==> run Y <==
// apollo_top
module apollo_top(
	input clk,
   input rst_n,
	input rs232_rx,	 
	output rs232_tx,	 
	input[7:0] in_ad_data,
	output out_ad_clk,
	output Sftclk,
	output Lchclk,
	output SDout,
	output test1,
	output test2
    );
Settings: LEC_CHECK=0, ABC_AREA=1, CAP_MARGIN=0, CORE_ASPECT_RATIO=0.72, CORE_MARGIN=2, CORE_UTILIZATION=72, CTS_CLUSTER_DIAMETER=360, CTS_CLUSTER_SIZE=15, HOLD_SLACK_MARGIN=0.3, PLACE_DENSITY_LB_ADDON=0.17, SETUP_SLACK_MARGIN=1.31, SLEW_MARGIN=20; clock period 4.4 ns.
run.sh (not shown) runs the stock make flow with config.mk's settings and CLKGATE_MAP_FILE=.
==> run Z: changes against run Y <==
- ABC_AREA: 1 -> default
- CAP_MARGIN: 0 -> 35
- CORE_ASPECT_RATIO: 0.72 -> default
- CTS_CLUSTER_DIAMETER: 360 -> 26
- CTS_CLUSTER_SIZE: 15 -> 51
- HOLD_SLACK_MARGIN: 0.3 -> default
- PLACE_DENSITY_LB_ADDON: 0.17 -> 0.0
==> flow/constraint.sdc (replaced) <==
create_clock -name core_clock -period 4.41 [get_ports {clk}]
set_input_delay 0.8820 -clock core_clock [delete_from_list [all_inputs] [get_ports {clk}]]
set_output_delay 0.8820 -clock core_clock [all_outputs]
set_load 0.01 [all_outputs]
==> run A: changes against run Y <==
- ABC_AREA: 1 -> default
- CAP_MARGIN: 0 -> 20
- CORE_ASPECT_RATIO: 0.72 -> default
- CTS_CLUSTER_DIAMETER: 360 -> default
- CTS_CLUSTER_SIZE: 15 -> default
- HOLD_SLACK_MARGIN: 0.3 -> default
- PLACE_DENSITY_LB_ADDON: 0.17 -> 0.0
- SETUP_SLACK_MARGIN: 1.31 -> 1.33
==> flow/constraint.sdc (replaced) <==
create_clock -name core_clock -period 4.48 [get_ports {clk}]
set_input_delay 0.8960 -clock core_clock [delete_from_list [all_inputs] [get_ports {clk}]]
set_output_delay 0.8960 -clock core_clock [all_outputs]
set_load 0.01 [all_outputs]
==> comparison table <==
	run Y	run A	run Z
Sw Ratio	21.3%	20.2%	20.0%
Actual transition at the worst max-transition pin	1.22 ns	1.03 ns	0.921 ns
Clock Power Share	39.8%	49.0%	63.7%
Portion of the post-synthesis area used by sequential elements	59.0%	60.2%	60.2%
Wire length on met1	54000 um	46400 um	51900 um
Run status	finished clean	finished clean	finished clean
CP bufs+invs	4	2	3
Clock buffer count	163	200	392
Class of the worst hold path	flip-flop to flip-flop	input port to asynchronous set/reset pin	input port to asynchronous set/reset pin
Number of non-filler instances in the completed layout	7876	5621	5909
Count of routing violations after the opening detailed-route iteration	4216	2141	2702
Sequential power	0.0128 W	0.0125 W	0.0127 W
Hold slack final	0.351 ns	0.187 ns	0.122 ns
Plain + repair buffers	61	81	91
Proportion of cell area spent on the clock network	4.71%	7.73%	14.9%

==> wip/lagoon: inputs <==
Starting RTL as in the previous note.
make LEC_CHECK=0 ABC_AREA=0 CAP_MARGIN=20 CELL_PAD_IN_SITES_DETAIL_PLACEMENT=2 CELL_PAD_IN_SITES_GLOBAL_PLACEMENT=3 CORE_MARGIN=5 CORE_UTILIZATION=52 CTS_CLUSTER_SIZE=50 GPL_TIMING_DRIVEN=0 HOLD_SLACK_MARGIN=0.27 MIN_ROUTING_LAYER=met2 PLACE_DENSITY_LB_ADDON=0.25 SETUP_SLACK_MARGIN=2.37 SLEW_MARGIN=30 finish   # period 20.0 ns
==> inputs of wip/maple, as changes to wip/lagoon <==
- ABC_AREA: 0 -> 1
- CAP_MARGIN: 20 -> 10
- CELL_PAD_IN_SITES_DETAIL_PLACEMENT: 2 -> not set
- CORE_ASPECT_RATIO: not set -> 1.49
- CORE_MARGIN: 5 -> 2
- CORE_UTILIZATION: 52 -> 57
- CTS_CLUSTER_SIZE: 50 -> not set
- GPL_TIMING_DRIVEN: 0 -> 1
- HOLD_SLACK_MARGIN: 0.27 -> not set
- MAX_ROUTING_LAYER: not set -> met4
- PLACE_DENSITY_LB_ADDON: 0.25 -> 0.12
- SETUP_SLACK_MARGIN: 2.37 -> -0.13
- SLEW_MARGIN: 30 -> 40
- TNS_END_PERCENT: not set -> 60
==> inputs of wip/pepper, as changes to wip/lagoon <==
- ABC_AREA: 0 -> not set
- CELL_PAD_IN_SITES_DETAIL_PLACEMENT: 2 -> not set
- CELL_PAD_IN_SITES_GLOBAL_PLACEMENT: 3 -> not set
- CORE_MARGIN: 5 -> 2
- CORE_UTILIZATION: 52 -> 67
- CTS_CLUSTER_SIZE: 50 -> not set
- GPL_TIMING_DRIVEN: 0 -> not set
- HOLD_SLACK_MARGIN: 0.27 -> not set
- MIN_ROUTING_LAYER: met2 -> not set
- PLACE_DENSITY: not set -> 0.6
- PLACE_DENSITY_LB_ADDON: 0.25 -> not set
- SETUP_SLACK_MARGIN: 2.37 -> not set
- SLEW_MARGIN: 30 -> 20
==> flow/constraint.sdc (replaced) <==
create_clock -name core_clock -period 7.88 [get_ports {clk}]
set_input_delay 1.5760 -clock core_clock [delete_from_list [all_inputs] [get_ports {clk}]]
set_output_delay 1.5760 -clock core_clock [all_outputs]
set_load 0.01 [all_outputs]
==> notes.md <==
yosys + openroad results -> status=did not finish, Exit stage=3_1_place_gp_skip_io, Error=[ERROR FLW-0024] Place density exceeds 1.0 (current PLACE_DENSITY_LB_ADDON =  0.12). Please check if the value of  PLACE_DENSITY_LB_ADDON is between 0 and 0.99., adder share=0.02405, count leader, synth=nand2_1, xor/xnor share=0.01024, Synth Area in Compound Gates=0.06443
That was wip/maple.
==> notes.md <==
run metrics: adder share=0.02454, count leader, synth=dfrtp_1, xor/xnor share=0.01705, Pint=11.09 mW, status=no timing/DRC/antenna violations, Synth Area in Compound Gates=0.05776, row cnt=106, busiest grt layer=met2, CP endpoint kind=primary output
That was wip/pepper.
==> notes.md <==
run metrics: status=no timing/DRC/antenna violations, Setup Skew=0.02729 ns, xor/xnor share=0.01705, Crit-path slowest cell=a21oi_2, Syn-to-layout area delta=13.40%, adder share=0.02454, pin count of the biggest net entering global routing=84
That was wip/lagoon.
Power and IR drop assume default switching activity.
